==> flow/design.v <==
module cpu(input clk, reset, input [15:0] i_mem_rddata, output logic o_mem_rd, o_mem_wr, output logic [15:0] o_mem_addr, o_mem_wrdata);
	logic ld_pc, pc_inc, ldpc7, Ain, Gin, AddSub, ldnz, ld_ir, ld_addr, ld_data, done;
	logic Gout, pcout, out8, s8out, s11out, wr, n, z;
	logic [15:0] buswire, wA, wG, wPC, wr0, wr1, wr2, wr3, wr4, wr5, wr6, wr7, sext_imm8, sext_imm11, IR, addr, data, sum;
	logic [7:0] Xreg, Yreg, Rin, Rout;
	logic [12:0] Sel;
	logic [7:0] imm8;
	logic [10:0] imm11;
	logic [4:0] inst;
	enum int unsigned
	{
		INIT,
		T0,
		T1,
		T2,
		T3,
		T4,
		T5,
		T6
	} state, nextstate;
	always @(posedge clk)
		if (reset)
			state <= INIT;
		else
			state <= nextstate;	
	always @(state, done)
	begin
		case (state)
			INIT:
				nextstate = T0;
			T0:  
				nextstate = T1;
			T1: begin
 				if (done) nextstate = T0;
 				else nextstate = T2;
 			end
			T2: 
 			begin
 				if (done) nextstate = T0;
				else nextstate = T3;
			end
	 		T3:  
	 		begin
				if (done) nextstate = T0;
 				else nextstate = T4;
 			end
			T4:  
			begin
 				if (done) nextstate = T0;
 				else nextstate = T5;
 			end
			T5:  
			begin
 				if (done) nextstate = T0;
 				else nextstate = T6;
 			end
 			T6: nextstate = T0;
			default: nextstate = INIT;
		endcase
	end
	always @(*)
	begin
		parameter 
		mv = 5'b0, add = 5'b1, sub = 5'b10, cmp = 5'b11, ld = 5'b100, st = 5'b101, 
		mvi = 5'b10000, addi = 5'b10001, subi = 5'b10010, cmpi = 5'b10011, mvhi = 5'b10110,
		jr = 5'b1000, jzr = 5'b1001, jnr = 5'b1010, callr = 5'b1100, 
		j = 5'b11000, jz = 5'b11001, jn = 5'b11010, call = 5'b11100;
		ld_pc = 0; pc_inc = 0; ldpc7 = 0; out8 = 0; Ain = 0; Gin = 0; AddSub = 0; ldnz = 0; 
		ld_ir = 0; ld_addr = 0; ld_data = 0; done = 0;
		Gout = 0; pcout = 0; s8out = 0; s11out = 0;
		o_mem_rd = 0; o_mem_wr = 0; wr = 0;
		Rin = 0;
		Rout = 0;
		case (state)
			INIT: begin
				ld_addr = 1;
				o_mem_rd = 1;
			end
			T0:  
				begin
					ld_ir = 1;
					pc_inc = 1;  
				end
			T1:
				case (inst)
					mv:
					begin
						Rout = Yreg;
						Rin = Xreg;
						ld_addr = 1;
					end
					add, sub, cmp: begin
						Rout = Xreg;
						Ain = 1;
					end
					ld, st: begin
						Rout = Yreg;
						wr = 1;
						ld_addr = 1;
					end
					mvi: begin
						s8out = 1;
						Rin = Xreg;
						ld_addr = 1;
					end
					addi, subi, cmpi: begin
						Rout = Xreg;
						Ain = 1;
					end
					mvhi: begin
						out8 = 1;
						Rin = Xreg;
						ld_addr = 1;
					end
					jr: begin
						Rout = Xreg;
						ld_pc = 1;
					end
					jzr: begin
						if (z) begin
							Rout = Xreg;
							ld_pc = 1;
						end
						else begin
							ld_addr = 1;
						end
					end
					jnr: begin
						if (n) begin
							Rout = Xreg;
							ld_pc = 1;
						end
						else begin
							ld_addr = 1;
						end					
					end
					callr: begin
						pcout = 1;
						Rin = 8'b10000000;
						ldpc7 = 1;
					end
					j: begin
						s11out = 1;
						Ain = 1;
					end
					jz: begin
						if (z) begin
							s11out = 1;
							Ain = 1;
						end
						else begin
							ld_addr = 1;
						end
					end
					jn: begin
						if (n) begin
							s11out = 1;
							Ain = 1;
						end
						else begin
							ld_addr = 1;
						end					
					end
					call: begin
						pcout = 1;
						Rin = 8'b10000000;
						ldpc7 = 1;
					end
					default: ;
			   endcase
			T2:
				case (inst)
					mv, mvi, mvhi:
					begin
						done = 1;
						o_mem_rd = 1;
					end
					add: begin
						Rout = Yreg;
						Gin = 1;
					end
					sub, cmp: begin
						Rout = Yreg;
						Gin = 1;
						AddSub = 1;
					end
					ld: begin
						o_mem_rd = 1;
					end
					st: begin
						Rout = Xreg;
						wr = 1;
						ld_data = 1;
					end
					addi: begin
						s8out = 1;
						Gin = 1;
					end
					subi, cmpi: begin
						s8out = 1;
						Gin = 1;
						AddSub = 1;	
					end
					jr: begin
						ld_addr = 1;
					end
					jzr: begin
						if (z) begin
							ld_addr = 1;
						end
						else begin
							done = 1;
							o_mem_rd = 1;
						end
					end
					jnr: begin
						if (n) begin
							ld_addr = 1;
						end
						else begin
							done = 1;
							o_mem_rd = 1;
						end					
					end
					callr: begin
						Rout = Xreg;
						ld_pc = 1;
					end
					j: begin
						pcout = 1;
						Gin = 1;
					end
					jz: begin
						if (z) begin
							pcout = 1;
							Gin = 1;
						end
						else begin
							done = 1;
							o_mem_rd = 1;
						end
					end
					jn: begin
						if (n) begin
							pcout = 1;
							Gin = 1;
						end
						else begin
							done = 1;
							o_mem_rd = 1;
						end					
					end
					call: begin
						s11out = 1;
						Ain = 1;
					end
					default: ;
			   endcase
			T3:
				case (inst)
					add, sub: begin
						Gout = 1;
						Rin = Xreg;
						ldnz = 1;
						ld_addr = 1;
					end
					cmp: begin
						Gout = 1;
						ldnz = 1;
						ld_addr = 1;
					end
					ld: begin
						Rout = 0;
						Rin = Xreg;
						ld_addr = 1;
					end
					st: begin
						o_mem_wr = 1;
					end
					addi, subi: begin
						Gout = 1;
						Rin = Xreg;
						ldnz = 1;
						ld_addr = 1;
					end
					cmpi: begin
						Gout = 1;
						ldnz = 1;
						ld_addr = 1;
					end
					jr, jzr, jnr: begin
						done = 1;
						o_mem_rd = 1;
					end
					callr: begin
						ld_addr = 1;
					end
					j, jz, jn: begin
						Gout = 1;
						ld_pc = 1;
					end
					call: begin
						pcout = 1;
						Gin = 1;
					end
					default: ;
			   endcase
			T4:
				case (inst)
					add, sub, cmp, ld, addi, subi, cmpi, callr: begin
						done = 1;
						o_mem_rd = 1;
					end
					cmp: begin
						Gout = 1;
						ldnz = 1;
						ld_addr = 1;
					end
					st: begin
						ld_addr = 1;
					end
					j, jz, jn: begin
						ld_addr = 1;
					end
					call: begin
						Gout = 1;
						ld_pc = 1;
					end
					default: ;
			   endcase
			T5:
				case (inst)
					st, j, jz, jn: begin
						done = 1;
						o_mem_rd = 1;
					end
					call: begin
						ld_addr = 1;
					end
					default: ;
			   endcase
			T6:
				case (inst)
					call: begin
						done = 1;
						o_mem_rd = 1;
					end
					default: ;
			   endcase
			default: ;
		endcase
	end
	assign inst = IR[4:0];
	assign imm8 = IR[15:8];
	assign imm11 = IR[15:5];
	dec3to8 decX (IR[7:5], 1'b1, Xreg);
	dec3to8 decY (IR[10:8], 1'b1, Yreg);
	regn IRreg (i_mem_rddata, ld_ir, clk, IR);	
	genpurp r0 (buswire, Rin[0], out8, 1'b0, clk, reset, wr0);
	genpurp r1 (buswire, Rin[1], out8, 1'b0, clk, reset, wr1);
	genpurp r2 (buswire, Rin[2], out8, 1'b0, clk, reset, wr2);
	genpurp r3 (buswire, Rin[3], out8, 1'b0, clk, reset, wr3);
	genpurp r4 (buswire, Rin[4], out8, 1'b0, clk, reset, wr4);
	genpurp r5 (buswire, Rin[5], out8, 1'b0, clk, reset, wr5);
	genpurp r6 (buswire, Rin[6], out8, 1'b0, clk, reset, wr6);
	genpurp r7 (buswire, Rin[7], out8, ldpc7, clk, reset, wr7);  
	pc_count pc(buswire, reset, clk, ld_pc, pc_inc, wPC);
	regn rA (buswire, Ain, clk, wA);
	regn rG (sum, Gin, clk, wG);
	regn raddr (addr, ld_addr, clk, o_mem_addr);
	regn rdata (data, ld_data, clk, o_mem_wrdata);
	always @(posedge clk) begin
	 	if (reset) begin
	 		n = 0;
	 		z = 0;
	 	end
	 	if (ldnz) begin
	 		n = buswire[15];
	 		z = (buswire == 16'b0) ? 1 : 0;
	 	end
	end
	always @(AddSub or wA or buswire)
		begin
		if (!AddSub)
			sum = wA + buswire;
	    else
			sum = wA - buswire;
		end
	assign addr = (wr) ? buswire : wPC;
	assign data = (wr) ? buswire : 16'b0;
	assign Sel = {Rout, Gout, pcout, out8, s8out, s11out};
	always @(*)
	begin
		if (Sel == 13'b1000000000000)
			buswire = wr7;
   	else if (Sel == 13'b100000000000)
			buswire = wr6;
		else if (Sel == 13'b10000000000)
			buswire = wr5;
		else if (Sel == 13'b1000000000)
			buswire = wr4;
		else if (Sel == 13'b100000000)
			buswire = wr3;
		else if (Sel == 10'b10000000)
			buswire = wr2;
		else if (Sel == 10'b1000000)
			buswire = wr1;
		else if (Sel == 10'b100000)
			buswire = wr0;
		else if (Sel == 10'b10000)
			buswire = wG;
		else if (Sel == 10'b1000)
			buswire = wPC;
		else if (Sel == 10'b100)
			buswire = {imm8, 8'b0};  
		else if (Sel == 10'b10)
			buswire = {{8{imm8[7]}}, imm8};  
		else if (Sel == 10'b1)
			buswire = 2*{{4{imm11[10]}}, imm11};  
   		else buswire = i_mem_rddata;
	end
endmodule
module dec3to8(input [2:0] in, input enable, output logic [7:0] Y);
	always @(in or enable)
	begin
		if (enable)
			case (in)
				3'b000: Y = 8'b1;
	   	   		3'b001: Y = 8'b10;
				3'b010: Y = 8'b100;
				3'b011: Y = 8'b1000;
				3'b100: Y = 8'b10000;
				3'b101: Y = 8'b100000;
				3'b110: Y = 8'b1000000;
				3'b111: Y = 8'b10000000;
			endcase
		else 
			Y = 8'b0;
	end
endmodule
module genpurp(input [15:0] R, input Rin, out8, ldpc7, clk, reset, output logic [15:0] Q);
	always @(posedge clk)
	 	if (reset)
	 		Q <= 16'b0;
	 	else if (out8 & Rin)
			Q <= Q + R;
		else if (Rin) 
			Q <= R;  
		else if (ldpc7)
			Q <= R;  
endmodule
module pc_count(input [15:0] R, input reset, Clock, ld_pc, pc_inc, output logic [15:0] Q);
	always @(posedge Clock)
	 	if (reset)
			Q <= 16'b0;
		else if (ld_pc)
			Q <= R;
		else if (pc_inc)
			Q <= Q + 2'b10;  
endmodule
module regn(R, Rin, Clock, Q);
	parameter n = 16;
	input [n-1:0] R;
	input Rin, Clock;
	output [n-1:0] Q;
	reg [n-1:0] Q;
	always @(posedge Clock)
	 	if (Rin)
			Q <= R;
endmodule
==> flow/run.sh <==
#!/bin/bash
# the make line also repeats each setting of config.mk as NAME=value (left out here)
make -C /OpenROAD-flow-scripts/flow DESIGN_CONFIG=/design/flow/config.mk WORK_HOME=/design/flow/orfs CLKGATE_MAP_FILE= finish
==> flow/config.mk <==
export PLATFORM = sky130hd
export DESIGN_NAME = cpu
export DESIGN_NICKNAME = cpu
export VERILOG_FILES = /design/flow/design.v
export SDC_FILE = /design/flow/constraint.sdc
export NUM_CORES = 4
export LEC_CHECK = 0
export ABC_AREA = 1
export CAP_MARGIN = 0
export CELL_PAD_IN_SITES_DETAIL_PLACEMENT = 0
export CORE_MARGIN = 2
export CORE_UTILIZATION = 66
export CTS_CLUSTER_DIAMETER = 29
export CTS_CLUSTER_SIZE = 19
export PLACE_DENSITY_LB_ADDON = 0.14
export SETUP_SLACK_MARGIN = 0.16
export SLEW_MARGIN = 20
export TNS_END_PERCENT = 90
==> flow/constraint.sdc <==
create_clock -name core_clock -period 6.2 [get_ports {clk}]
set_input_delay 1.2400 -clock core_clock [delete_from_list [all_inputs] [get_ports {clk}]]
set_output_delay 1.2400 -clock core_clock [all_outputs]
set_load 0.01 [all_outputs]
==> impl_metrics.py, run 1 <==
# Metrics from the implementation run
metrics = {
    "outcome": {
        "status": "finished with violations",
        "check.faults": "setup timing",
    },
    "floorplan": {
        "io_pins": 52,
        "fp.dieH_um": 173,
        "core_mm2": 0.0279,
        "die_area_mm2": 0.0298,
        "fp_util": 0.672,
        "rows": 61,
        "die-width_um": 173,
    },
    "logic_synthesis": {
        "synth.cells.most_frequent": "643 x nand2_1, 324 x a21oi_1, 236 x inv_1",
        "yosys-stat-cells": 2616,
        "mux_area_frac": 0,
        "yosysTopAreaCell": "dfxtp_1",
        "ys_warn_count": 5,
        "syn-instance-count": 2616,
        "yosys-top-cells-area": "dfxtp_1 18%, edfxtp_1 13%, nand2_1 13%, ha_1 9.3%, a21oi_1 8.6%",
        "yosys_area_mm2": 0.0188,
        "top_cell": "nand2_1",
        "ys_seq_elements": 253,
        "postSynthSeqShare": 0.313,
        "xor_area_frac": 0.0587,
        "ff_type": "dfxtp_1",
        "synth_area_mm2": 0.0188,
        "yosysUniqueCellTypes": 60,
        "ys_sh_simple": 0.245,
        "post_synth.cell_area_avg_um2": 7.18,
        "adder_share": 0.102,
        "top_area_frac": 0.182,
        "syn_nets": 2782,
        "ys_sh_aoi": 0.204,
        "top_logic_kind": "simple AND/OR/NAND/NOR gates",
        "synth-edff-count": 82,
        "async_flop_share": 0,
    },
    "pwr": {
        "p_seq_mw": 1.77,
        "share_seq_of_total_power": 0.292,
        "clock_power_share": 0.547,
        "power-per-cell-area_mw_per_mm2": 245,
        "power_frac_comb": 0.161,
        "p_switching_mw": 1.71,
        "p_clk_mw": 3.33,
        "max-vdd-ir-drop_mv": 0.304,
        "internal_power_mw": 4.37,
        "power_leakage_nw": 11.5,
        "top_power_group": "clock",
        "sw_frac_of_total": 0.281,
        "pg_comb_mw": 0.977,
    },
    "placement": {
        "hpwl_um": 45900,
        "place_ws_ps": -77.3,
        "gp_congestion": 1.05,
        "port_buffers": 51,
    },
    "final_layout": {
        "final_core_util": 0.890,
        "logic_area_mm2": 0.0126,
        "nNetsFinal": 3078,
        "fill_cells": 1355,
        "final-seq-area_mm2": 0.00589,
        "syn_to_final_growth_pct": 32.3,
    },
    "job": {
        "maxCapViolations": 0,
        "warnings": 29,
    },
    "timing": {
        "hold_viol": 0,
        "layout_setup_ws_ps": -535,
        "worst_slew_pin_slew_ps": 1050,
        "skew_ps": 39.6,
        "max_freq_mhz": 148,
        "rsz0062_at_grt": "true",
        "finalMaxSlewViolations": 0,
        "finalCritPeriodShare": 1.09,
        "fin_crit_ps": 6740,
        "max-slew-margin-rel": 0.292,
        "setup_viol": 12,
    },
    "clocking": {
        "clock_latency_ps": 610,
        "cts_made_buffers": 61,
        "ctsHtreeMaxLevel": 2,
        "cts_root_buffer": "clkbuf_16",
        "cts_max_path_buffers": 3,
        "clkSlewWorstSetupHoldPaths_ps": 50,
        "cts_tree": "built",
        "cts_hold_buffers": 0,
        "cts.sinks": 253,
    },
    "hold_path": {
        "min_path_type": "reg -> reg",
        "whs_path_depth": 2,
        "min_from": "r5.Q[14]$_SDFFE_PP0P_",
        "whs_endpoint": "r5.Q[14]$_SDFFE_PP0P_",
    },
    "global_route": {
        "antenna_found_initial": 2,
        "grt_max_degree": 62,
        "grt_overflow": 0,
        "grt_pass1_vias": 20600,
        "grt_usage": 0.439,
        "grt_pass1_wl_um": 106000,
    },
    "critical_path": {
        "required_ps": 6540,
        "critPathBufInv": 6,
        "path_depth": 50,
        "reg2reg_to": "rG.Q[15]$_DFFE_PP_",
        "crit_family": "simple AND/OR/NAND/NOR gates",
        "end_kind": "flop",
        "cpPeakStageDelay_ps": 430,
        "crit_end": "rG.Q[15]$_DFFE_PP_",
        "worst_setup_path_start_kind": "flop",
        "critPathLaunch": "IRreg.Q[1]$_DFFE_PP_",
        "r2r_slack_ps": -540,
        "crit_type": "reg -> reg",
        "critPathArrivalTime_ps": 7070,
        "slowest_stage": "edfxtp_1",
        "reg2regPathDepth": 50,
        "crit_fanout": 7,
        "r2r-start": "IRreg.Q[1]$_DFFE_PP_",
        "worst_path_most_repeated_cell": "nand2_1",
    },
    "drt": {
        "viasPerCell": 6.72,
        "wire_per_inst_um": 22.9,
        "dr_total_vias": 22400,
        "drtPass1Iterations": 12,
        "wirelength_um": 76600,
        "final_antenna_net_count": 0,
        "drtIter0Drc": 3702,
        "drc": 0,
    },
}
[layout make-up]
type / instances / area share
clock buffers: 79 / 0.0690
repair inverters: 1 / 0.000302
multi-input cells: 2001 / 0.506
repair buffers: 338 / 0.113
inverters: 256 / 0.0394
flip-flops and latches: 253 / 0.237
well taps: 378 / 0.0190
diodes: 2 / 0.000201
clock inverters: 32 / 0.0167
[layer usage]
metal,GRT usage,vias up,wire length (um)
met4,0.281,0,7310
met5,0,-,0
met3,0.104,739,10300
li1,-,9494,-
met2,0.728,2097,33500
met1,0.511,10100,25400
[through the flow]
step	cell area (um2)	cells	hold slack (ps)	total power, mW	TNS (ps)
after floorplan	18800	2616	446	2.27	0
after global placement	20500	3102	466	2.52	0
after detailed placement	20500	3102	474	2.55	-77.3
after CTS	23200	3264	482	5.85	0
after global routing	24800	3338	495	6.19	-6870
final	24900	3340	488	6.08	-1680
[what timing repair did]
| item | in CTS | in global routing |
|---|---|---|
| cloned | 1 | 0 |
| resized | 62 | 287 |
| buffers inserted | 50 | 74 |
| endpoints found under the setup margin | 17 | 72 |
| pin swaps | 15 | 97 |
| endpoints found under the hold margin | 0 | 0 |
==> run 2, diff against run 1 <==
CAP_MARGIN = 20   (was 0)
CORE_UTILIZATION = 71   (was 66)
CTS_CLUSTER_DIAMETER = 236   (was 29)
HOLD_SLACK_MARGIN = -0.08   (was unset)
PLACE_DENSITY_LB_ADDON = unset   (was 0.14)
SETUP_SLACK_MARGIN = -0.24   (was 0.16)
clock period = 5.57 ns   (was 6.2 ns; I/O delays follow)
==> run 2 against run 1 <==
The flow now stops in 5_1_grt. Synthesized cell count stayed put. Synthesized area stayed put. Die size is 6.9% lower.
==> impl_metrics.py, run 2 <==
# Auto-generated metrics
metrics = {
    "clocking": {
        "cts_max_path_buffers": 3,
        "cts_root_buffer": "clkbuf_16",
        "cts_made_buffers": 17,
        "ctsHtreeMaxLevel": 1,
        "cts_hold_buffers": 0,
        "cts.sinks": 253,
    },
    "logic_synthesis": {
        "yosys-stat-cells": 2616,
        "synth-edff-count": 82,
        "yosysUniqueCellTypes": 60,
        "post_synth.cell_area_avg_um2": 7.18,
        "yosysTopAreaCell": "dfxtp_1",
        "postSynthSeqShare": 0.313,
        "ys_seq_elements": 253,
        "ff_type": "dfxtp_1",
        "top_logic_kind": "simple AND/OR/NAND/NOR gates",
        "yosys_area_mm2": 0.0188,
        "async_flop_share": 0,
        "ys_sh_simple": 0.245,
        "yosys-top-cells-area": "dfxtp_1 18%, edfxtp_1 13%, nand2_1 13%, ha_1 9.3%, a21oi_1 8.6%",
        "syn_nets": 2782,
        "top_area_frac": 0.182,
        "ys_warn_count": 5,
        "ys_sh_aoi": 0.204,
        "synth_area_mm2": 0.0188,
        "xor_area_frac": 0.0587,
        "adder_share": 0.102,
        "top_cell": "nand2_1",
        "synth.cells.most_frequent": "643 x nand2_1, 324 x a21oi_1, 236 x inv_1",
        "mux_area_frac": 0,
        "syn-instance-count": 2616,
    },
    "global_route": {
        "grt_usage": 0.844,
        "grt_overflow": 323,
    },
    "placement": {
        "hpwl_um": 48700,
        "place_ws_ps": -690,
        "dp_cells": 3245,
        "port_buffers": 51,
        "gp_congestion": 1.04,
        "placed_area_mm2": 0.0219,
    },
    "floorplan": {
        "die-width_um": 167,
        "core_mm2": 0.0260,
        "die_area_mm2": 0.0278,
        "rows": 59,
        "fp_util": 0.723,
        "fp.dieH_um": 167,
        "io_pins": 52,
    },
    "outcome": {
        "tool.error": "[ERROR GRT-0232] Routing congestion too high. Check the congestion heatmap in the GUI.",
        "status": "did not finish",
        "lastStage": "5_1_grt",
    },
}
==> run 2: per-layer routing <==
metal | overflow | GRT usage
met5 | 2 | 0.365
met4 | 95 | 0.876
met3 | 11 | 0.711
met1 | 2 | 0.823
met2 | 213 | 1.00
==> run 2: what timing repair did <==
action	in CTS
gates resized	95
pin swaps	43
hold endpoints to repair	0
endpoints found under the setup margin	28
buffers inserted	36
==> run 3, diff against run 2 <==
CTS_CLUSTER_DIAMETER = unset   (was 236)
HOLD_SLACK_MARGIN = -0.09   (was -0.08)
MAX_ROUTING_LAYER = met4   (was unset)
PLACE_DENSITY_LB_ADDON = 0.22   (was unset)
SETUP_SLACK_MARGIN = 0.8   (was -0.24)
clock period = 2.69 ns   (was 5.57 ns; I/O delays follow)
==> run 3 against run 2 <==
The run fails in 4_1_cts. Die size did not move. Synthesized cell count did not move. Synthesized area did not move.
==> impl_metrics.py, run 3 <==
# Auto-generated metrics
metrics = {
    "logic_synthesis": {
        "synth-edff-count": 82,
        "postSynthSeqShare": 0.313,
        "ys_sh_simple": 0.245,
        "yosysTopAreaCell": "dfxtp_1",
        "xor_area_frac": 0.0587,
        "top_cell": "nand2_1",
        "yosys-top-cells-area": "dfxtp_1 18%, edfxtp_1 13%, nand2_1 13%, ha_1 9.3%, a21oi_1 8.6%",
        "syn_nets": 2782,
        "top_area_frac": 0.182,
        "ys_warn_count": 5,
        "mux_area_frac": 0,
        "ff_type": "dfxtp_1",
        "synth.cells.most_frequent": "643 x nand2_1, 324 x a21oi_1, 236 x inv_1",
        "synth_area_mm2": 0.0188,
        "yosysUniqueCellTypes": 60,
        "adder_share": 0.102,
        "async_flop_share": 0,
        "ys_seq_elements": 253,
        "post_synth.cell_area_avg_um2": 7.18,
        "top_logic_kind": "simple AND/OR/NAND/NOR gates",
        "syn-instance-count": 2616,
        "ys_sh_aoi": 0.204,
        "yosys-stat-cells": 2616,
        "yosys_area_mm2": 0.0188,
    },
    "placement": {
        "dp_cells": 3549,
        "place_ws_ps": -4020,
        "port_buffers": 51,
        "placed_area_mm2": 0.0247,
        "hpwl_um": 68800,
        "gp_congestion": 1.09,
    },
    "floorplan": {
        "core_mm2": 0.0260,
        "io_pins": 52,
        "fp_util": 0.723,
        "rows": 59,
        "fp.dieH_um": 167,
        "die-width_um": 167,
        "die_area_mm2": 0.0278,
    },
    "outcome": {
        "status": "did not finish",
        "lastStage": "4_1_cts",
        "tool.error": "[ERROR DPL-0038] Utilization greater than 100%, impossible to legalize",
    },
}
==> run 4, diff against run 3 <==
ABC_AREA = unset   (was 1)
CELL_PAD_IN_SITES_DETAIL_PLACEMENT = 2   (was 0)
CELL_PAD_IN_SITES_GLOBAL_PLACEMENT = 3   (was unset)
CORE_UTILIZATION = 33   (was 71)
CTS_CLUSTER_SIZE = unset   (was 19)
GPL_TIMING_DRIVEN = 1   (was unset)
HOLD_SLACK_MARGIN = 0.25   (was -0.09)
MAX_ROUTING_LAYER = unset   (was met4)
PLACE_DENSITY = 0.63   (was unset)
PLACE_DENSITY_LB_ADDON = unset   (was 0.22)
SETUP_SLACK_MARGIN = 0.49   (was 0.8)
TNS_END_PERCENT = unset   (was 90)
clock period = 7.5 ns   (was 2.69 ns; I/O delays follow)
==> run 4 against run 3 <==
The run now finishes clean. Die size is 110% higher. Synthesized cell count is 16% lower. Synthesized area fell by 0.45%.
==> impl_metrics.py, run 4 <==
# Metrics from the implementation run
metrics = {
    "timing": {
        "max_freq_mhz": 144,
        "skew_ps": 14.7,
        "rsz0062_at_grt": "true",
        "finalMaxSlewViolations": 0,
        "setup_viol": 0,
        "hold_viol": 0,
        "worst_slew_pin_slew_ps": 1260,
        "fin_crit_ps": 6960,
        "max-slew-margin-rel": 0.152,
        "finalCritPeriodShare": 0.928,
    },
    "pwr": {
        "clock_power_share": 0.457,
        "share_seq_of_total_power": 0.386,
        "p_switching_mw": 1.13,
        "power_frac_comb": 0.157,
        "p_clk_mw": 1.75,
        "sw_frac_of_total": 0.297,
        "internal_power_mw": 2.68,
        "power-per-cell-area_mw_per_mm2": 172,
        "top_power_group": "clock",
        "pg_comb_mw": 0.598,
        "power_leakage_nw": 8.84,
        "max-vdd-ir-drop_mv": 0.130,
        "p_seq_mw": 1.47,
    },
    "critical_path": {
        "critPathArrivalTime_ps": 7270,
        "r2r-start": "IRreg.Q[1]$_DFFE_PP_",
        "reg2regPathDepth": 25,
        "end_kind": "flop",
        "r2r_slack_ps": 540,
        "slowest_stage": "a311oi_1",
        "crit_fanout": 21,
        "path_depth": 25,
        "crit_family": "AND-OR/OR-AND gates",
        "worst_path_most_repeated_cell": "buf_4",
        "critPathLaunch": "IRreg.Q[1]$_DFFE_PP_",
        "required_ps": 7800,
        "critPathBufInv": 4,
        "crit_end": "rG.Q[15]$_DFFE_PP_",
        "reg2reg_to": "rG.Q[15]$_DFFE_PP_",
        "worst_setup_path_start_kind": "flop",
        "cpPeakStageDelay_ps": 570,
        "crit_type": "reg -> reg",
    },
    "placement": {
        "placed_area_mm2": 0.0205,
        "hpwl_um": 68100,
        "gp_congestion": 0.924,
        "port_buffers": 51,
        "dp_cells": 2980,
    },
    "logic_synthesis": {
        "async_flop_share": 0,
        "mux_area_frac": 0.0115,
        "postSynthSeqShare": 0.315,
        "post_synth.cell_area_avg_um2": 8.55,
        "syn-instance-count": 2187,
        "top_logic_kind": "AND-OR/OR-AND gates",
        "xor_area_frac": 0.0656,
        "ys_sh_simple": 0.181,
        "yosys-stat-cells": 2187,
        "yosys_area_mm2": 0.0187,
        "ys_sh_aoi": 0.278,
        "syn_nets": 2353,
        "yosysUniqueCellTypes": 109,
        "top_area_frac": 0.183,
        "ff_type": "dfxtp_1",
        "synth.cells.most_frequent": "260 x nor2_1, 171 x dfxtp_1, 164 x a21oi_1",
        "yosys-top-cells-area": "dfxtp_1 18%, edfxtp_1 13%, ha_1 9.3%, a211oi_1 5.3%, nor2_1 5.2%",
        "top_cell": "nor2_1",
        "adder_share": 0.103,
        "ys_warn_count": 5,
        "ys_seq_elements": 253,
        "synth-edff-count": 82,
        "yosysTopAreaCell": "dfxtp_1",
        "synth_area_mm2": 0.0187,
    },
    "floorplan": {
        "io_pins": 52,
        "die-width_um": 242,
        "fp_util": 0.333,
        "die_area_mm2": 0.0586,
        "fp.dieH_um": 242,
        "core_mm2": 0.0562,
        "rows": 87,
    },
    "hold_path": {
        "min_path_type": "reg -> reg",
        "whs_endpoint": "r3.Q[14]$_SDFFE_PP0P_",
        "whs_path_depth": 2,
        "min_from": "r3.Q[14]$_SDFFE_PP0P_",
    },
    "outcome": {
        "status": "complete, no violations",
    },
    "global_route": {
        "grt_pass1_vias": 19900,
        "grt_max_degree": 95,
        "grt_pass1_wl_um": 133000,
        "grt_usage": 0.298,
        "antenna_found_initial": 0,
        "grt_overflow": 0,
    },
    "clocking": {
        "cts_root_buffer": "clkbuf_16",
        "cts_made_buffers": 35,
        "clkSlewWorstSetupHoldPaths_ps": 60,
        "clock_latency_ps": 560,
        "ctsHtreeMaxLevel": 2,
        "cts_max_path_buffers": 3,
        "cts_hold_buffers": 0,
        "cts_tree": "built",
        "cts.sinks": 253,
    },
    "drt": {
        "final_antenna_net_count": 0,
        "drc": 0,
        "drtIter0Drc": 1153,
        "dr_total_vias": 18500,
        "wirelength_um": 88500,
        "wire_per_inst_um": 28.8,
        "insertedDiodeCount": 0,
        "viasPerCell": 6.03,
        "drtPass1Iterations": 5,
    },
    "job": {
        "maxCapViolations": 0,
        "warnings": 31,
    },
    "final_layout": {
        "syn_to_final_growth_pct": 18.8,
        "final_area_mm2": 0.0222,
        "final-instance-count-excl-fill": 3073,
        "nNetsFinal": 2457,
    },
}
run 4: what timing repair did:
item                                    CTS  global route
endpoints found under the setup margin   48            36
setup buffers                            16            13
pin swaps                                 3            16
gates resized                            20            63
run 4: cell type report:
class	instances	area, um2
inverter	87	338
clock inverter	12	130
tap	756	946
fill	6246	34000
clock buffer	51	1030
timing repair buffer	185	1550
sequential	253	5890
multi-input combinational	1729	12300
run 4: per-stage QoR:
step	util	power, mW	setup WS (ps)	setup TNS (ps)	hold slack (ps)
6_report	0.395	3.82	538	0	490
5_1_grt	0.395	3.96	379	0	517
2_1_floorplan	-	1.85	1180	0	449
4_1_cts	0.389	3.84	401	0	492
3_3_place_gp	0.364	2.05	-27.7	-47.2	478
3_5_place_dp	0.364	2.07	-187	-758	482
run 4: per-layer routing:
layer  global-route usage  share of wire  vias up
li1                     -              -     8445
met1                0.379           0.44     9589
met2                0.529           0.49      384
met3               0.0314          0.038      126
met4               0.0911          0.031        0
met5                    0              0        -
==> run 5, diff against run 4 <==
CELL_PAD_IN_SITES_DETAIL_PLACEMENT = unset   (was 2)
CELL_PAD_IN_SITES_GLOBAL_PLACEMENT = unset   (was 3)
CORE_UTILIZATION = 55   (was 33)
CTS_CLUSTER_SIZE = 93   (was unset)
GPL_TIMING_DRIVEN = unset   (was 1)
HOLD_SLACK_MARGIN = unset   (was 0.25)
PLACE_DENSITY = unset   (was 0.63)
SETUP_SLACK_MARGIN = -0.45   (was 0.49)
clock period = 4.97 ns   (was 7.5 ns; I/O delays follow)
==> run 5 against run 4 <==
The layout now fails its checks (setup timing). Sequential share of layout area fell by 4.5 points. Cell count increased by 6.0%. Synthesized area is the same. Synthesized cell count unchanged. Via count rose by 15%. Fmax rose by 14%. Sequential power grew about 50%. Worst setup slack worse by 1700 ps. Sequential cell count unchanged. Core utilization grew 40 points. First-iteration DRC count increased by 97%.
==> impl_metrics.py, run 5 <==
# Metrics from the implementation run
metrics = {
    "floorplan": {
        "fp_util": 0.558,
        "fp.dieH_um": 188,
        "rows": 67,
        "io_pins": 52,
        "die-width_um": 188,
        "die_area_mm2": 0.0355,
        "core_mm2": 0.0335,
    },
    "pwr": {
        "clock_power_share": 0.425,
        "internal_power_mw": 4.34,
        "power_frac_comb": 0.209,
        "p_clk_mw": 2.57,
        "max-vdd-ir-drop_mv": 0.260,
        "p_seq_mw": 2.21,
        "p_switching_mw": 1.71,
        "top_power_group": "clock",
        "power_leakage_nw": 11.5,
        "sw_frac_of_total": 0.282,
        "power-per-cell-area_mw_per_mm2": 225,
        "share_seq_of_total_power": 0.366,
        "pg_comb_mw": 1.26,
    },
    "logic_synthesis": {
        "yosys-top-cells-area": "dfxtp_1 18%, edfxtp_1 13%, ha_1 9.3%, a211oi_1 5.3%, nor2_1 5.2%",
        "ys_sh_aoi": 0.278,
        "yosysTopAreaCell": "dfxtp_1",
        "mux_area_frac": 0.0115,
        "top_area_frac": 0.183,
        "ys_seq_elements": 253,
        "ff_type": "dfxtp_1",
        "async_flop_share": 0,
        "syn_nets": 2353,
        "yosys_area_mm2": 0.0187,
        "postSynthSeqShare": 0.315,
        "yosysUniqueCellTypes": 109,
        "syn-instance-count": 2187,
        "xor_area_frac": 0.0656,
        "synth-edff-count": 82,
        "top_cell": "nor2_1",
        "post_synth.cell_area_avg_um2": 8.55,
        "yosys-stat-cells": 2187,
        "adder_share": 0.103,
        "ys_sh_simple": 0.181,
        "synth.cells.most_frequent": "260 x nor2_1, 171 x dfxtp_1, 164 x a21oi_1",
        "ys_warn_count": 5,
        "top_logic_kind": "AND-OR/OR-AND gates",
        "synth_area_mm2": 0.0187,
    },
    "timing": {
        "skew_ps": 16.9,
        "fin_setup_tns_ps": -54990,
        "hold_viol": 0,
        "rsz0062_at_grt": "true",
        "fin_crit_ps": 6110,
        "max-slew-margin-rel": 0.256,
        "layout_setup_ws_ps": -1140,
        "setup_viol": 92,
        "max_freq_mhz": 164,
        "finalCritPeriodShare": 1.23,
        "finalMaxSlewViolations": 0,
        "worst_slew_pin_slew_ps": 1120,
    },
    "hold_path": {
        "whs_endpoint": "r2.Q[0]$_SDFFE_PP0P_",
        "min_path_type": "reg -> reg",
        "min_from": "r2.Q[0]$_SDFFE_PP0P_",
        "whs_path_depth": 2,
    },
    "critical_path": {
        "slowest_stage": "edfxtp_1",
        "critPathLaunch": "IRreg.Q[1]$_DFFE_PP_",
        "path_depth": 28,
        "reg2reg_to": "r4.Q[15]$_SDFFE_PP0P_",
        "r2r_slack_ps": -1140,
        "critPathBufInv": 5,
        "critPathArrivalTime_ps": 6560,
        "crit_family": "AND-OR/OR-AND gates",
        "reg2regPathDepth": 28,
        "cpPeakStageDelay_ps": 490,
        "r2r-start": "IRreg.Q[1]$_DFFE_PP_",
        "worst_setup_path_start_kind": "flop",
        "crit_type": "reg -> reg",
        "end_kind": "flop",
        "worst_path_most_repeated_cell": "a21oi_2",
        "required_ps": 5420,
        "crit_fanout": 8,
        "crit_end": "r4.Q[15]$_SDFFE_PP0P_",
    },
    "global_route": {
        "grt_pass1_vias": 21000,
        "antenna_found_initial": 0,
        "grt_usage": 0.428,
        "grt_pass1_wl_um": 119000,
        "grt_max_degree": 82,
        "grt_overflow": 0,
    },
    "final_layout": {
        "final_core_util": 0.800,
        "final-instance-count-excl-fill": 3257,
        "final_area_mm2": 0.0268,
        "syn_to_final_growth_pct": 43.4,
        "nNetsFinal": 2951,
    },
    "drt": {
        "insertedDiodeCount": 0,
        "final_antenna_net_count": 0,
        "viasPerCell": 6.53,
        "wire_per_inst_um": 23.9,
        "drtPass1Iterations": 7,
        "dr_total_vias": 21300,
        "wirelength_um": 77900,
        "drtIter0Drc": 2275,
        "drc": 0,
    },
    "outcome": {
        "status": "finished with violations",
        "check.faults": "setup timing",
    },
    "placement": {
        "dp_cells": 3127,
        "gp_congestion": 1.07,
        "port_buffers": 51,
        "placed_area_mm2": 0.0238,
        "hpwl_um": 57000,
    },
    "clocking": {
        "clock_latency_ps": 610,
        "cts_tree": "built",
        "cts_root_buffer": "clkbuf_16",
        "cts_made_buffers": 30,
        "cts.sinks": 253,
        "ctsHtreeMaxLevel": 1,
        "clkSlewWorstSetupHoldPaths_ps": 60,
        "cts_max_path_buffers": 3,
    },
    "job": {
        "warnings": 32,
        "maxCapViolations": 0,
    },
}
[run 5: area by class of cell]
| type | count | area, um2 |
|---|---|---|
| repair buffers | 684 | 5550 |
| well taps | 448 | 561 |
| flip-flops and latches | 253 | 5890 |
| fillers | 2223 | 6720 |
| multi-input cells | 1729 | 13300 |
| clock inverters | 21 | 344 |
| clock buffers | 35 | 800 |
| inverters | 87 | 330 |
[run 5: repair_timing]
item                       CTS  global route
hold buffers                 0             0
pin swaps                  106            78
setup endpoints to repair   83            78
gates cloned                 0             0
setup buffers               44            36
resized                    190           102
[run 5: per-stage QoR]
stage	total power [mW]	hold slack, ps	setup slack [ps]
6_report	6.05	487	-1140
5_1_grt	6.20	513	-1400
4_1_cts	5.94	483	-912
3_5_place_dp	3.36	473	-1750
3_3_place_gp	3.33	465	-1530
2_1_floorplan	2.82	449	-842
[run 5: layer usage]
metal | share of wire | wire length [um] | vias up | track usage
met1 | 0.38 | 30000 | 10100 | 0.533
met3 | 0.096 | 7480 | 367 | 0.0725
li1 | - | - | 9434 | -
met4 | 0.067 | 5230 | 0 | 0.245
met2 | 0.45 | 35200 | 1307 | 0.704
met5 | 0 | 0 | - | 0
==> run 6, diff against run 5 <==
CORE_UTILIZATION = 72   (was 55)
CTS_CLUSTER_DIAMETER = 40   (was unset)
CTS_CLUSTER_SIZE = unset   (was 93)
HOLD_SLACK_MARGIN = -0.09   (was unset)
PLACE_DENSITY_LB_ADDON = 0.27   (was unset)
SETUP_SLACK_MARGIN = 0.92   (was -0.45)
TNS_END_PERCENT = 5   (was unset)
clock period = 6.51 ns   (was 4.97 ns; I/O delays follow)
==> run 6 against run 5 <==
The run now fails in 5_1_grt. Die size fell by 23%. Synthesized area is the same. Synthesized cell count stayed put.
==> impl_metrics.py, run 6 <==
# Auto-generated metrics
metrics = {
    "logic_synthesis": {
        "ys_sh_simple": 0.181,
        "yosysTopAreaCell": "dfxtp_1",
        "ys_warn_count": 5,
        "mux_area_frac": 0.0115,
        "async_flop_share": 0,
        "ff_type": "dfxtp_1",
        "adder_share": 0.103,
        "ys_seq_elements": 253,
        "yosys-stat-cells": 2187,
        "syn-instance-count": 2187,
        "postSynthSeqShare": 0.315,
        "synth_area_mm2": 0.0187,
        "ys_sh_aoi": 0.278,
        "xor_area_frac": 0.0656,
        "top_cell": "nor2_1",
        "synth.cells.most_frequent": "260 x nor2_1, 171 x dfxtp_1, 164 x a21oi_1",
        "post_synth.cell_area_avg_um2": 8.55,
        "syn_nets": 2353,
        "top_logic_kind": "AND-OR/OR-AND gates",
        "yosysUniqueCellTypes": 109,
        "top_area_frac": 0.183,
        "yosys-top-cells-area": "dfxtp_1 18%, edfxtp_1 13%, ha_1 9.3%, a211oi_1 5.3%, nor2_1 5.2%",
        "yosys_area_mm2": 0.0187,
        "synth-edff-count": 82,
    },
    "placement": {
        "placed_area_mm2": 0.0202,
        "gp_congestion": 1.18,
        "port_buffers": 51,
        "dp_cells": 2596,
        "place_ws_ps": -90.6,
        "hpwl_um": 47700,
    },
    "floorplan": {
        "fp_util": 0.738,
        "core_mm2": 0.0253,
        "rows": 58,
        "die-width_um": 165,
        "io_pins": 52,
        "die_area_mm2": 0.0273,
        "fp.dieH_um": 165,
    },
    "clocking": {
        "cts.sinks": 253,
        "cts_made_buffers": 39,
        "cts_max_path_buffers": 3,
        "cts_root_buffer": "clkbuf_16",
        "ctsHtreeMaxLevel": 2,
    },
    "global_route": {
        "grt_usage": 0.774,
        "grt_overflow": 95,
    },
    "outcome": {
        "tool.error": "[ERROR GRT-0232] Routing congestion too high. Check the congestion heatmap in the GUI.",
        "lastStage": "5_1_grt",
        "status": "did not finish",
    },
}
## run 6: metrics by stage
stage | util | setup TNS [ps]
after detailed placement | 0.799 | -235
after global placement | 0.799 | 0
after CTS | 0.902 | 0
after floorplan | - | 0
## run 6: layer usage
layer | GRT usage | GRT overflow
met2 | 0.913 | 33
met1 | 0.771 | 5
met3 | 0.657 | 5
met4 | 0.762 | 51
met5 | 0.354 | 1
## run 6: what timing repair did
item	CTS
pin swaps	69
resized	183
endpoints found under the setup margin	77
gates cloned	0
hold buffers	0
buffers inserted	62
==> run 7, diff against run 6 <==
ABC_AREA = 1   (was unset)
CTS_CLUSTER_DIAMETER = 310   (was 40)
CTS_CLUSTER_SIZE = 99   (was unset)
HOLD_SLACK_MARGIN = unset   (was -0.09)
PLACE_DENSITY = 0.42   (was unset)
PLACE_DENSITY_LB_ADDON = unset   (was 0.27)
SETUP_SLACK_MARGIN = unset   (was 0.92)
TNS_END_PERCENT = 10   (was 5)
clock period = 3.08 ns   (was 6.51 ns; I/O delays follow)
==> run 7 against run 6 <==
The flow stops in 4_1_cts. Synthesized area grew 0.45%. Synthesized cell count grew 20%. Die size grew 0.44%.
==> impl_metrics.py, run 7 <==
# Auto-generated metrics
metrics = {
    "logic_synthesis": {
        "mux_area_frac": 0,
        "adder_share": 0.102,
        "syn_nets": 2782,
        "async_flop_share": 0,
        "ys_warn_count": 5,
        "top_cell": "nand2_1",
        "ys_sh_simple": 0.245,
        "yosys_area_mm2": 0.0188,
        "top_logic_kind": "simple AND/OR/NAND/NOR gates",
        "syn-instance-count": 2616,
        "synth.cells.most_frequent": "643 x nand2_1, 324 x a21oi_1, 236 x inv_1",
        "post_synth.cell_area_avg_um2": 7.18,
        "synth-edff-count": 82,
        "yosys-top-cells-area": "dfxtp_1 18%, edfxtp_1 13%, nand2_1 13%, ha_1 9.3%, a21oi_1 8.6%",
        "ys_seq_elements": 253,
        "synth_area_mm2": 0.0188,
        "yosysTopAreaCell": "dfxtp_1",
        "top_area_frac": 0.182,
        "postSynthSeqShare": 0.313,
        "ys_sh_aoi": 0.204,
        "yosys-stat-cells": 2616,
        "xor_area_frac": 0.0587,
        "yosysUniqueCellTypes": 60,
        "ff_type": "dfxtp_1",
    },
    "floorplan": {
        "rows": 59,
        "fp.dieH_um": 166,
        "core_mm2": 0.0258,
        "die-width_um": 166,
        "fp_util": 0.727,
        "die_area_mm2": 0.0274,
        "io_pins": 52,
    },
    "outcome": {
        "lastStage": "4_1_cts",
        "status": "did not finish",
        "tool.error": "[ERROR DPL-0038] Utilization greater than 100%, impossible to legalize",
    },
    "placement": {
        "dp_cells": 3489,
        "hpwl_um": 59300,
        "placed_area_mm2": 0.0241,
        "place_ws_ps": -3580,
        "port_buffers": 51,
        "gp_congestion": 1.12,
    },
}
==> run 7: stage by stage <==
step	total power [mW]	hold WS, ps
after detailed placement	5.62	483
after floorplan	4.62	446
after global placement	5.45	469
==> run 8, diff against run 7 <==
CELL_PAD_IN_SITES_DETAIL_PLACEMENT = 0   (was unset)
CORE_UTILIZATION = 68   (was 72)
CTS_CLUSTER_DIAMETER = 29   (was 310)
CTS_CLUSTER_SIZE = 19   (was 99)
PLACE_DENSITY = 0.8   (was 0.42)
SETUP_SLACK_MARGIN = 0.16   (was unset)
TNS_END_PERCENT = 5   (was 10)
clock period = 6.53 ns   (was 3.08 ns; I/O delays follow)
==> run 8 against run 7 <==
The layout now fails its checks (capacitance limit, slew limit, setup timing). Synthesized cell count unchanged. Synthesized area unchanged. Die size up 5.7%.
==> impl_metrics.py, run 8 <==
# Metrics from the implementation run
metrics = {
    "pwr": {
        "internal_power_mw": 4.03,
        "share_seq_of_total_power": 0.296,
        "power_leakage_nw": 10.6,
        "pg_comb_mw": 0.871,
        "sw_frac_of_total": 0.293,
        "max-vdd-ir-drop_mv": 0.257,
        "power_frac_comb": 0.153,
        "p_seq_mw": 1.69,
        "p_switching_mw": 1.67,
        "power-per-cell-area_mw_per_mm2": 248,
        "p_clk_mw": 3.14,
        "top_power_group": "clock",
        "clock_power_share": 0.551,
    },
    "drt": {
        "wirelength_um": 75900,
        "wire_per_inst_um": 24.2,
        "drtPass1Iterations": 22,
        "drc": 0,
        "viasPerCell": 6.94,
        "drtIter0Drc": 3558,
        "dr_total_vias": 21800,
        "final_antenna_net_count": 0,
    },
    "timing": {
        "fin_crit_ps": 7200,
        "finalCritPeriodShare": 1.10,
        "layout_setup_ws_ps": -667,
        "worst_slew_pin_slew_ps": 1510,
        "rsz0062_at_grt": "true",
        "max_freq_mhz": 139,
        "hold_viol": 0,
        "max-slew-margin-rel": -0.0142,
        "fin_setup_tns_ps": -860,
        "setup_viol": 2,
        "finalMaxSlewViolations": 2,
        "skew_ps": 22.8,
    },
    "outcome": {
        "check.faults": "capacitance limit, slew limit, setup timing",
        "status": "finished with violations",
    },
    "final_layout": {
        "nNetsFinal": 2913,
        "fill_cells": 1572,
        "syn_to_final_growth_pct": 22.1,
    },
    "logic_synthesis": {
        "syn-instance-count": 2616,
        "yosys-top-cells-area": "dfxtp_1 18%, edfxtp_1 13%, nand2_1 13%, ha_1 9.3%, a21oi_1 8.6%",
        "adder_share": 0.102,
        "synth.cells.most_frequent": "643 x nand2_1, 324 x a21oi_1, 236 x inv_1",
        "ys_sh_simple": 0.245,
        "mux_area_frac": 0,
        "async_flop_share": 0,
        "ys_seq_elements": 253,
        "synth_area_mm2": 0.0188,
        "post_synth.cell_area_avg_um2": 7.18,
        "ys_sh_aoi": 0.204,
        "top_logic_kind": "simple AND/OR/NAND/NOR gates",
        "yosysUniqueCellTypes": 60,
        "yosysTopAreaCell": "dfxtp_1",
        "postSynthSeqShare": 0.313,
        "xor_area_frac": 0.0587,
        "ff_type": "dfxtp_1",
        "yosys-stat-cells": 2616,
        "ys_warn_count": 5,
        "yosys_area_mm2": 0.0188,
        "syn_nets": 2782,
        "top_cell": "nand2_1",
        "top_area_frac": 0.182,
        "synth-edff-count": 82,
    },
    "global_route": {
        "antenna_found_initial": 3,
        "grt_usage": 0.470,
        "grt_overflow": 0,
        "grt_pass1_vias": 20200,
        "grt_max_degree": 59,
        "grt_pass1_wl_um": 106000,
    },
    "critical_path": {
        "path_depth": 42,
        "end_kind": "flop",
        "r2r_slack_ps": -670,
        "crit_type": "reg -> reg",
        "slowest_stage": "edfxtp_1",
        "reg2regPathDepth": 42,
        "critPathBufInv": 6,
        "required_ps": 6870,
        "cpPeakStageDelay_ps": 560,
        "reg2reg_to": "rG.Q[15]$_DFFE_PP_",
        "critPathArrivalTime_ps": 7540,
        "r2r-start": "IRreg.Q[1]$_DFFE_PP_",
        "worst_setup_path_start_kind": "flop",
        "crit_fanout": 14,
        "worst_path_most_repeated_cell": "nand2_1",
        "crit_family": "simple AND/OR/NAND/NOR gates",
        "critPathLaunch": "IRreg.Q[1]$_DFFE_PP_",
        "crit_end": "rG.Q[15]$_DFFE_PP_",
    },
    "floorplan": {
        "rows": 60,
        "die-width_um": 170,
        "fp.dieH_um": 170,
        "fp_util": 0.695,
        "die_area_mm2": 0.0290,
        "io_pins": 52,
        "core_mm2": 0.0270,
    },
    "placement": {
        "hpwl_um": 45900,
        "gp_congestion": 1.04,
        "port_buffers": 51,
        "place_ws_ps": -127,
    },
    "clocking": {
        "cts_root_buffer": "clkbuf_16",
        "ctsHtreeMaxLevel": 2,
        "cts_max_path_buffers": 3,
        "cts_tree": "built",
        "clock_latency_ps": 590,
        "clkSlewWorstSetupHoldPaths_ps": 50,
        "cts.sinks": 253,
        "cts_made_buffers": 59,
    },
    "hold_path": {
        "whs_path_depth": 2,
        "min_from": "r3.Q[14]$_SDFFE_PP0P_",
        "min_path_type": "reg -> reg",
        "whs_endpoint": "r3.Q[14]$_SDFFE_PP0P_",
    },
    "job": {
        "warnings": 29,
        "maxCapViolations": 1,
    },
}
run 8: per-layer routing:
layer	vias up	global-route usage	share of wire
met1	9669	0.538	0.32
met2	2190	0.757	0.43
li1	9164	-	-
met5	-	0	0
met3	778	0.124	0.15
met4	0	0.345	0.10
run 8: final cells by class:
type | count | area, um2 | share of cell area
Multi-Input combinational cell | 2001 | 12100 | 0.526
Sequential cell | 253 | 5890 | 0.257
Clock buffer | 65 | 1520 | 0.0662
Timing Repair Buffer | 176 | 1500 | 0.0654
Inverter | 256 | 971 | 0.0423
Clock inverter | 45 | 558 | 0.0243
Tap cell | 341 | 427 | 0.0186
Antenna cell | 3 | 7.51 | 0.000327
run 8: what timing repair did:
item / 4_1_cts / 5_1_grt
pin swaps: 19 / 40
resized: 50 / 121
setup buffers: 19 / 26
hold buffers: 0 / 0
gates cloned: 0 / 0
setup endpoints to repair: 13 / 39
run 8: through the flow:
step	hold slack (ps)	power (mW)	std cells	utilization	area, um2
floorplan	446	2.16	2616	-	18800
global placement	468	2.37	2982	0.734	19800
detailed placement	475	2.39	2982	0.734	19800
CTS	482	5.48	3111	0.823	22300
global route	504	5.78	3137	0.849	22900
finish	488	5.70	3140	0.849	22900
==> run 9, diff against run 8 <==
CELL_PAD_IN_SITES_GLOBAL_PLACEMENT = 3   (was unset)
CORE_UTILIZATION = 63   (was 68)
CTS_CLUSTER_DIAMETER = 166   (was 29)
CTS_CLUSTER_SIZE = 92   (was 19)
GPL_TIMING_DRIVEN = 0   (was unset)
HOLD_SLACK_MARGIN = 0.25   (was unset)
MIN_ROUTING_LAYER = met2   (was unset)
PLACE_DENSITY = 0.63   (was 0.8)
SETUP_SLACK_MARGIN = 0.49   (was 0.16)
TNS_END_PERCENT = 70   (was 5)
clock period = 7.41 ns   (was 6.53 ns; I/O delays follow)
==> run 9 against run 8 <==
The flow now stops in 3_1_place_gp_skip_io. Synthesized area unchanged. Die size increased by 7.7%. Synthesized cell count is the same.
==> impl_metrics.py, run 9 <==
# Auto-generated metrics
metrics = {
    "floorplan": {
        "die-width_um": 177,
        "rows": 63,
        "core_mm2": 0.0295,
        "die_area_mm2": 0.0312,
        "fp_util": 0.637,
        "fp.dieH_um": 177,
    },
    "logic_synthesis": {
        "syn-instance-count": 2616,
        "yosysTopAreaCell": "dfxtp_1",
        "synth.cells.most_frequent": "643 x nand2_1, 324 x a21oi_1, 236 x inv_1",
        "synth-edff-count": 82,
        "ys_warn_count": 5,
        "async_flop_share": 0,
        "xor_area_frac": 0.0587,
        "yosys-stat-cells": 2616,
        "post_synth.cell_area_avg_um2": 7.18,
        "postSynthSeqShare": 0.313,
        "ys_seq_elements": 253,
        "syn_nets": 2782,
        "yosysUniqueCellTypes": 60,
        "ff_type": "dfxtp_1",
        "mux_area_frac": 0,
        "ys_sh_simple": 0.245,
        "top_logic_kind": "simple AND/OR/NAND/NOR gates",
        "yosys_area_mm2": 0.0188,
        "adder_share": 0.102,
        "synth_area_mm2": 0.0188,
        "yosys-top-cells-area": "dfxtp_1 18%, edfxtp_1 13%, nand2_1 13%, ha_1 9.3%, a21oi_1 8.6%",
        "ys_sh_aoi": 0.204,
        "top_cell": "nand2_1",
        "top_area_frac": 0.182,
    },
    "outcome": {
        "status": "did not finish",
        "lastStage": "3_1_place_gp_skip_io",
        "tool.error": "[ERROR GPL-0301] Utilization 148.156 % exceeds 100%.",
    },
}
==> run 10, diff against run 9 <==
CELL_PAD_IN_SITES_DETAIL_PLACEMENT = unset   (was 0)
CELL_PAD_IN_SITES_GLOBAL_PLACEMENT = unset   (was 3)
CORE_UTILIZATION = 72   (was 63)
CTS_CLUSTER_DIAMETER = 362   (was 166)
CTS_CLUSTER_SIZE = unset   (was 92)
GPL_TIMING_DRIVEN = unset   (was 0)
HOLD_SLACK_MARGIN = unset   (was 0.25)
MIN_ROUTING_LAYER = unset   (was met2)
PLACE_DENSITY = unset   (was 0.63)
SETUP_SLACK_MARGIN = -0.18   (was 0.49)
TNS_END_PERCENT = unset   (was 70)
clock period = 5.25 ns   (was 7.41 ns; I/O delays follow)
==> run 10 against run 9 <==
The run fails in 5_1_grt. Synthesized area stayed put. Die size is 12% lower. Synthesized cell count unchanged.
==> impl_metrics.py, run 10 <==
# Auto-generated metrics
metrics = {
    "clocking": {
        "cts_made_buffers": 29,
        "cts_max_path_buffers": 3,
        "cts.sinks": 253,
        "cts_hold_buffers": 0,
        "ctsHtreeMaxLevel": 1,
        "cts_root_buffer": "clkbuf_16",
    },
    "placement": {
        "hpwl_um": 49100,
        "gp_congestion": 1.05,
        "port_buffers": 51,
        "dp_cells": 3295,
    },
    "logic_synthesis": {
        "ys_seq_elements": 253,
        "mux_area_frac": 0,
        "ys_sh_simple": 0.245,
        "xor_area_frac": 0.0587,
        "async_flop_share": 0,
        "yosysUniqueCellTypes": 60,
        "synth_area_mm2": 0.0188,
        "yosys-stat-cells": 2616,
        "postSynthSeqShare": 0.313,
        "ys_sh_aoi": 0.204,
        "top_logic_kind": "simple AND/OR/NAND/NOR gates",
        "top_area_frac": 0.182,
        "adder_share": 0.102,
        "synth-edff-count": 82,
        "synth.cells.most_frequent": "643 x nand2_1, 324 x a21oi_1, 236 x inv_1",
        "ys_warn_count": 5,
        "top_cell": "nand2_1",
        "post_synth.cell_area_avg_um2": 7.18,
        "yosys_area_mm2": 0.0188,
        "yosys-top-cells-area": "dfxtp_1 18%, edfxtp_1 13%, nand2_1 13%, ha_1 9.3%, a21oi_1 8.6%",
        "yosysTopAreaCell": "dfxtp_1",
        "syn_nets": 2782,
        "ff_type": "dfxtp_1",
        "syn-instance-count": 2616,
    },
    "floorplan": {
        "fp_util": 0.727,
        "die_area_mm2": 0.0274,
        "rows": 59,
        "io_pins": 52,
        "fp.dieH_um": 166,
        "die-width_um": 166,
        "core_mm2": 0.0258,
    },
    "outcome": {
        "tool.error": "[ERROR GRT-0116] Global routing finished with congestion. Check the congestion regions in the DRC Viewer.",
        "status": "did not finish",
        "lastStage": "5_1_grt",
    },
    "global_route": {
        "grt_overflow": 6,
        "grt_usage": 0.727,
    },
}
-- run 10: layer usage --
metal / GRT overflow / track usage
met4: 5 / 0.708
met3: 1 / 0.566
met2: 0 / 0.907
met5: 0 / 0.206
met1: 0 / 0.728
-- run 10: repair_timing --
action	4_1_cts
pin swaps	28
setup buffers	38
gates resized	165
endpoints found under the setup margin	61
-- run 10: per-stage QoR --
stage / setup TNS [ps] / area, um2 / worst slack [ps]
CTS: -17110 / 24200 / -909
detailed placement: -33440 / 22300 / -1060
global placement: -18160 / 22300 / -719
floorplan: -982 / 18900 / -503
==> run 11, diff against run 10 <==
CELL_PAD_IN_SITES_DETAIL_PLACEMENT = 0   (was unset)
CORE_UTILIZATION = 66   (was 72)
CTS_CLUSTER_DIAMETER = 200   (was 362)
CTS_CLUSTER_SIZE = 19   (was unset)
HOLD_SLACK_MARGIN = 0.12   (was unset)
MAX_ROUTING_LAYER = met4   (was unset)
PLACE_DENSITY_LB_ADDON = 0.22   (was unset)
SETUP_SLACK_MARGIN = 0.8   (was -0.18)
TNS_END_PERCENT = 90   (was unset)
clock period = 2.67 ns   (was 5.25 ns; I/O delays follow)
==> run 11 against run 10 <==
The run again fails in 5_1_grt. Synthesized area did not move. Die size rose by 8.9%. Synthesized cell count did not move.
==> impl_metrics.py, run 11 <==
# Auto-generated metrics
metrics = {
    "placement": {
        "gp_congestion": 1.11,
        "place_ws_ps": -3890,
        "dp_cells": 3580,
        "hpwl_um": 59800,
        "port_buffers": 51,
        "placed_area_mm2": 0.0248,
    },
    "logic_synthesis": {
        "ys_sh_aoi": 0.204,
        "adder_share": 0.102,
        "top_logic_kind": "simple AND/OR/NAND/NOR gates",
        "ys_seq_elements": 253,
        "syn-instance-count": 2616,
        "ys_warn_count": 5,
        "syn_nets": 2782,
        "yosysUniqueCellTypes": 60,
        "synth.cells.most_frequent": "643 x nand2_1, 324 x a21oi_1, 236 x inv_1",
        "synth_area_mm2": 0.0188,
        "xor_area_frac": 0.0587,
        "top_cell": "nand2_1",
        "synth-edff-count": 82,
        "postSynthSeqShare": 0.313,
        "post_synth.cell_area_avg_um2": 7.18,
        "ff_type": "dfxtp_1",
        "yosys_area_mm2": 0.0188,
        "yosysTopAreaCell": "dfxtp_1",
        "ys_sh_simple": 0.245,
        "async_flop_share": 0,
        "top_area_frac": 0.182,
        "yosys-top-cells-area": "dfxtp_1 18%, edfxtp_1 13%, nand2_1 13%, ha_1 9.3%, a21oi_1 8.6%",
        "mux_area_frac": 0,
        "yosys-stat-cells": 2616,
    },
    "floorplan": {
        "rows": 61,
        "io_pins": 52,
        "die-width_um": 173,
        "die_area_mm2": 0.0298,
        "fp.dieH_um": 173,
        "core_mm2": 0.0279,
        "fp_util": 0.672,
    },
    "clocking": {
        "cts_max_path_buffers": 3,
        "ctsHtreeMaxLevel": 1,
        "cts_root_buffer": "clkbuf_16",
        "cts_hold_buffers": 0,
        "cts_made_buffers": 17,
        "cts.sinks": 253,
    },
    "outcome": {
        "tool.error": "[ERROR GRT-0116] Global routing finished with congestion. Check the congestion regions in the DRC Viewer.",
        "status": "did not finish",
        "lastStage": "5_1_grt",
    },
    "global_route": {
        "grt_usage": 0.956,
        "grt_overflow": 1077,
    },
}
==> run 11: metal layers <==
layer  GRT overflow  GRT usage
met3             58      0.843
met4            299      0.998
met2            682       1.08
met5              -          -
met1             38      0.907
==> run 11: through the flow <==
| stage | total power, mW | hold slack [ps] |
|---|---|---|
| 4_1_cts | 9.47 | 495 |
| 3_5_place_dp | 6.52 | 484 |
| 2_1_floorplan | 5.35 | 446 |
| 3_3_place_gp | 6.34 | 472 |
==> run 11: timing repair <==
| action | in CTS |
|---|---|
| buffers inserted | 88 |
| pin swaps | 96 |
| gates cloned | 0 |
| setup endpoints to repair | 317 |
| gates resized | 164 |
==> run 12, diff against run 11 <==
CAP_MARGIN = 0   (was 20)
CORE_UTILIZATION = 71   (was 66)
CTS_CLUSTER_DIAMETER = 29   (was 200)
HOLD_SLACK_MARGIN = unset   (was 0.12)
MAX_ROUTING_LAYER = unset   (was met4)
PLACE_DENSITY_LB_ADDON = 0.26   (was 0.22)
SETUP_SLACK_MARGIN = 0.16   (was 0.8)
clock period = 6.93 ns   (was 2.67 ns; I/O delays follow)
==> run 12 against run 11 <==
The layout now fails its checks (setup timing). Synthesized area did not move. Die size fell by 6.9%. Synthesized cell count did not move.
==> impl_metrics.py, run 12 <==
# Metrics from the implementation run
metrics = {
    "final_layout": {
        "syn_to_final_growth_pct": 21.4,
        "nNetsFinal": 2886,
        "final_area_mm2": 0.0228,
        "final-instance-count-excl-fill": 3110,
    },
    "global_route": {
        "grt_max_degree": 76,
        "grt_usage": 0.497,
        "grt_pass1_wl_um": 111000,
        "antenna_found_initial": 2,
        "grt_pass1_vias": 21400,
        "grt_overflow": 0,
    },
    "logic_synthesis": {
        "ys_seq_elements": 253,
        "mux_area_frac": 0,
        "adder_share": 0.102,
        "syn-instance-count": 2616,
        "xor_area_frac": 0.0587,
        "async_flop_share": 0,
        "yosysUniqueCellTypes": 60,
        "synth.cells.most_frequent": "643 x nand2_1, 324 x a21oi_1, 236 x inv_1",
        "ys_sh_aoi": 0.204,
        "yosys_area_mm2": 0.0188,
        "ys_warn_count": 5,
        "synth_area_mm2": 0.0188,
        "ff_type": "dfxtp_1",
        "top_area_frac": 0.182,
        "post_synth.cell_area_avg_um2": 7.18,
        "postSynthSeqShare": 0.313,
        "synth-edff-count": 82,
        "ys_sh_simple": 0.245,
        "yosysTopAreaCell": "dfxtp_1",
        "yosys-stat-cells": 2616,
        "syn_nets": 2782,
        "top_logic_kind": "simple AND/OR/NAND/NOR gates",
        "yosys-top-cells-area": "dfxtp_1 18%, edfxtp_1 13%, nand2_1 13%, ha_1 9.3%, a21oi_1 8.6%",
        "top_cell": "nand2_1",
    },
    "clocking": {
        "cts_tree": "built",
        "cts_max_path_buffers": 3,
        "clkSlewWorstSetupHoldPaths_ps": 60,
        "cts_made_buffers": 61,
        "cts_hold_buffers": 0,
        "cts.sinks": 253,
        "clock_latency_ps": 610,
        "cts_root_buffer": "clkbuf_16",
        "ctsHtreeMaxLevel": 2,
    },
    "critical_path": {
        "path_depth": 45,
        "crit_family": "simple AND/OR/NAND/NOR gates",
        "worst_path_most_repeated_cell": "nand2_1",
        "worst_setup_path_start_kind": "flop",
        "critPathBufInv": 8,
        "critPathArrivalTime_ps": 7590,
        "slowest_stage": "edfxtp_1",
        "r2r_slack_ps": -290,
        "crit_type": "reg -> reg",
        "crit_fanout": 14,
        "reg2reg_to": "rG.Q[15]$_DFFE_PP_",
        "required_ps": 7300,
        "reg2regPathDepth": 45,
        "cpPeakStageDelay_ps": 500,
        "end_kind": "flop",
        "critPathLaunch": "IRreg.Q[2]$_DFFE_PP_",
        "crit_end": "rG.Q[15]$_DFFE_PP_",
        "r2r-start": "IRreg.Q[2]$_DFFE_PP_",
    },
    "timing": {
        "finalCritPeriodShare": 1.04,
        "setup_viol": 1,
        "max-slew-margin-rel": 0.250,
        "worst_slew_pin_slew_ps": 1120,
        "hold_viol": 0,
        "layout_setup_ws_ps": -294,
        "rsz0062_at_grt": "true",
        "skew_ps": 50.2,
        "finalMaxSlewViolations": 0,
        "max_freq_mhz": 138,
        "fin_crit_ps": 7220,
        "fin_setup_tns_ps": -294,
    },
    "pwr": {
        "power_frac_comb": 0.138,
        "pg_comb_mw": 0.773,
        "share_seq_of_total_power": 0.285,
        "max-vdd-ir-drop_mv": 0.343,
        "top_power_group": "clock",
        "power_leakage_nw": 10.6,
        "internal_power_mw": 4.02,
        "clock_power_share": 0.577,
        "power-per-cell-area_mw_per_mm2": 245,
        "sw_frac_of_total": 0.280,
        "p_clk_mw": 3.23,
        "p_seq_mw": 1.59,
        "p_switching_mw": 1.56,
    },
    "drt": {
        "drtPass1Iterations": 16,
        "dr_total_vias": 22200,
        "drc": 0,
        "wire_per_inst_um": 24.8,
        "final_antenna_net_count": 0,
        "drtIter0Drc": 4304,
        "wirelength_um": 77100,
        "viasPerCell": 7.12,
    },
    "job": {
        "maxCapViolations": 0,
        "warnings": 28,
    },
    "placement": {
        "placed_area_mm2": 0.0197,
        "gp_congestion": 1.07,
        "dp_cells": 2951,
        "hpwl_um": 45500,
        "port_buffers": 51,
    },
    "hold_path": {
        "whs_endpoint": "r2.Q[9]$_SDFFE_PP0P_",
        "min_path_type": "reg -> reg",
        "whs_path_depth": 2,
        "min_from": "r2.Q[9]$_SDFFE_PP0P_",
    },
    "floorplan": {
        "die-width_um": 167,
        "core_mm2": 0.0260,
        "die_area_mm2": 0.0278,
        "fp_util": 0.723,
        "io_pins": 52,
        "fp.dieH_um": 167,
        "rows": 59,
    },
    "outcome": {
        "check.faults": "setup timing",
        "status": "finished with violations",
    },
}
run 12: layer usage:
metal,routed length [um],vias to the layer above,track usage
met5,13,-,0
met4,8820,2,0.393
met3,11900,949,0.151
met2,32200,2362,0.783
met1,24100,9729,0.563
li1,-,9110,-
run 12: layout make-up:
cell class                      count  area [um2]
Inverter                          256         977
Multi-Input combinational cell   2001       11900
Antenna cell                        2        5.00
Tap cell                          335         419
Timing Repair Buffer              147        1310
Clock inverter                     35         572
Clock buffer                       81        1710
Fill cell                        1248        3180
Sequential cell                   253        5890
run 12: metrics by stage:
| stage | worst slack, ps | util | power [mW] | hold slack, ps |
|---|---|---|---|---|
| after floorplan | 908 | - | 2.03 | 446 |
| after global placement | 306 | 0.756 | 2.22 | 467 |
| after detailed placement | 83.6 | 0.756 | 2.24 | 476 |
| after CTS | 170 | 0.849 | 5.41 | 481 |
| after global routing | -612 | 0.877 | 5.66 | 502 |
| final | -294 | 0.877 | 5.59 | 487 |
run 12: repair_timing:
action                                  CTS  global route
cloned                                    0             1
pin swaps                                 2            33
gates resized                            11           124
setup buffers                             9            31
endpoints found under the setup margin    8            28
Power and IR drop assume default switching activity.
